## v47
==> flow/design.v (excerpt) <==
module vgacontrol(  
input PCLK, 				 
input PRESERN, 				 
input PSEL, 				 
input PENABLE, 				 
output wire PREADY, 		 
output wire PSLVERR,		 
input PWRITE,				 
input [31:0] PADDR,			 
input wire [31:0] PWDATA,	 
output reg [31:0] PRDATA,	 
output HS, 
output VS, 
output reg vga_R,
output reg vga_G,
output reg vga_B,
input SW,
input SW2,
input SW3
);
For scale: roughly 2400 cells after synthesis.
==> flow/config.mk <==
export PLATFORM = sky130hd
export DESIGN_NAME = vgacontrol
export DESIGN_NICKNAME = vgacontrol
export VERILOG_FILES = /design/flow/design.v
export SDC_FILE = /design/flow/constraint.sdc
export NUM_CORES = 4
export LEC_CHECK = 0
export ABC_AREA = 1
export CAP_MARGIN = 20
export CORE_MARGIN = 2
export CORE_UTILIZATION = 71
export CTS_CLUSTER_SIZE = 99
export PLACE_DENSITY = 0.6
export SLEW_MARGIN = 20
==> flow/constraint.sdc <==
create_clock -name core_clock -period 5.47 [get_ports {PCLK}]
set_input_delay 1.0940 -clock core_clock [delete_from_list [all_inputs] [get_ports {PCLK}]]
set_output_delay 1.0940 -clock core_clock [all_outputs]
set_load 0.01 [all_outputs]
run.sh (not shown) runs the stock make flow with config.mk's settings and CLKGATE_MAP_FILE=.
[inputs] v16 vs v47
# v47
export LEC_CHECK = 0
export ABC_AREA = 1
export CAP_MARGIN = 20
export CORE_MARGIN = 2
export CORE_UTILIZATION = 71
export CTS_CLUSTER_SIZE = 99
export PLACE_DENSITY = 0.6
export SLEW_MARGIN = 20
create_clock -name core_clock -period 5.47 [get_ports {PCLK}]
# v16
export LEC_CHECK = 0
export ABC_AREA = 1
export CAP_MARGIN = 20
export CORE_MARGIN = 2
export CORE_UTILIZATION = 72
export PLACE_DENSITY = 0.6
export SETUP_SLACK_MARGIN = 0.52
export SLEW_MARGIN = 20
export TNS_END_PERCENT = 5
create_clock -name core_clock -period 2.66 [get_ports {PCLK}]
==> comparison <==
In the summary table, v16 is marked failed, with error DPL-0033 raised in 4_1_cts.
v47 -> v16: mapped cell area delta 0, exact match
Cell count after synthesis came out exactly the same in v47 and v16.
In v16 relative to v47, half-perimeter wire length of the detailed placement result had gone up by more than a quarter.
Initial core utilization in v16 is 1.8 points above v47.
Comparing v47 against v16, there is no change at all in average size of a mapped cell.
Between v47 and v16, global placer's final weighted congestion is lower for v47, v16 comes in above that.
Lower site row count was reported by v16, not v47.
Looking at width of the die across v47 and v16, the one that comes out lower is v16.
Compared to v47, v16 was floorplanned on a smaller die.
## Diff of input files: v23 against v16
# v16
export LEC_CHECK = 0
export ABC_AREA = 1
export CAP_MARGIN = 20
export CORE_MARGIN = 2
export CORE_UTILIZATION = 72
export PLACE_DENSITY = 0.6
export SETUP_SLACK_MARGIN = 0.52
export SLEW_MARGIN = 20
export TNS_END_PERCENT = 5
create_clock -name core_clock -period 2.66 [get_ports {PCLK}]
# v23
export LEC_CHECK = 0
export CAP_MARGIN = 20
export CORE_MARGIN = 2
export CORE_UTILIZATION = 40
export PLACE_DENSITY = 0.6
export SLEW_MARGIN = 20
create_clock -name core_clock -period 4.45 [get_ports {PCLK}]
## What came out
v23 | stages: all done | timing, DRC, antenna: all pass
v23 vs. v16: aoi/oai-family share of the synthesized area went up by 1.9 points.
Between v16 and v23, post-synthesis instance area decreased.
In the flow results for v16 and v23, the proportion of synthesized chip area in sequential cells is larger on v23.
Area of the die: v23 vs v16 up 15000 µm²
| yosys cell count | higher: v16 |
Yosys chip area (v23 vs. v16) decreases by a few percent
Looking at pre-CTS setup slack, v23 sits 1.40 ns higher than v16 does.
Compared with v16, in v23 area fraction in full adders, half adders and majority gates shows no meaningful change, number of nets at floorplan lower, cell count after placement moved down.
#### Input delta (v31 over v23)
# v23
export LEC_CHECK = 0
export CAP_MARGIN = 20
export CORE_MARGIN = 2
export CORE_UTILIZATION = 40
export PLACE_DENSITY = 0.6
export SLEW_MARGIN = 20
create_clock -name core_clock -period 4.45 [get_ports {PCLK}]
# v31
export LEC_CHECK = 0
export CAP_MARGIN = 20
export CORE_MARGIN = 2
export CORE_UTILIZATION = 66
export CTS_CLUSTER_DIAMETER = 52
export CTS_CLUSTER_SIZE = 41
export PLACE_DENSITY = 0.6
export SETUP_SLACK_MARGIN = 0.49
export SLEW_MARGIN = 20
create_clock -name core_clock -period 2.85 [get_ports {PCLK}]
## What came out
v31: all stages done; final checks FAILED (setup timing).
In v31, transition time at the pin with the least slew margin is higher than in v23.
Max depth of the critical timing path with buffers and inverters included across v31 and v23: v31
The die of v31 is smaller than the one used in v23.
The number of buffers inserted during clock tree synthesis in v31 sits 3 below the value recorded for v23.
Compared with v23, v31 shows a multi-input combinational cell area that is 700 µm² higher.
v31 ended up with the clock network as its leading power group; v23 ended up with sequential cells.
Compared v31 vs v23, and post-layout utilization of the core is up in v31.
v31 gives more clock skew than v23 did.
Between v31 and v23, the final-layout non-clock buffer area share is lower for v23.
The following lists how v11 was set up differently from v31:
# v31
export LEC_CHECK = 0
export CAP_MARGIN = 20
export CORE_MARGIN = 2
export CORE_UTILIZATION = 66
export CTS_CLUSTER_DIAMETER = 52
export CTS_CLUSTER_SIZE = 41
export PLACE_DENSITY = 0.6
export SETUP_SLACK_MARGIN = 0.49
export SLEW_MARGIN = 20
create_clock -name core_clock -period 2.85 [get_ports {PCLK}]
# v11
export LEC_CHECK = 0
export CAP_MARGIN = 20
export CORE_MARGIN = 2
export CORE_UTILIZATION = 40
export PLACE_DENSITY = 0.6
export SETUP_SLACK_MARGIN = 0.58
export SLEW_MARGIN = 20
create_clock -name core_clock -period 4.45 [get_ports {PCLK}]
Notes after the runs:
v11: done, clean on timing, DRC and antenna
Delta(post-detailed-routing wire length, v11 - v31) < 0
Group with the largest share of power: the clock network -> v31, sequential cells -> v11
Compared with v31, in v11 global-route wire length before repair lost 23%, number of buffers created by CTS up about 12%.
The launching element of the worst setup path comes out syncgen.CounterX[6]$_SDFFE_PN0N_ in one run and syncgen.CounterY[7]$_SDFFE_PN0P_ in the other, namely in v31 and v11 respectively.
Looking only at die extent in x, and setting everything else aside, the higher value of v11 and v31 goes to v11.
Power figures rest on the tool's default switching activity, not on a simulated workload.
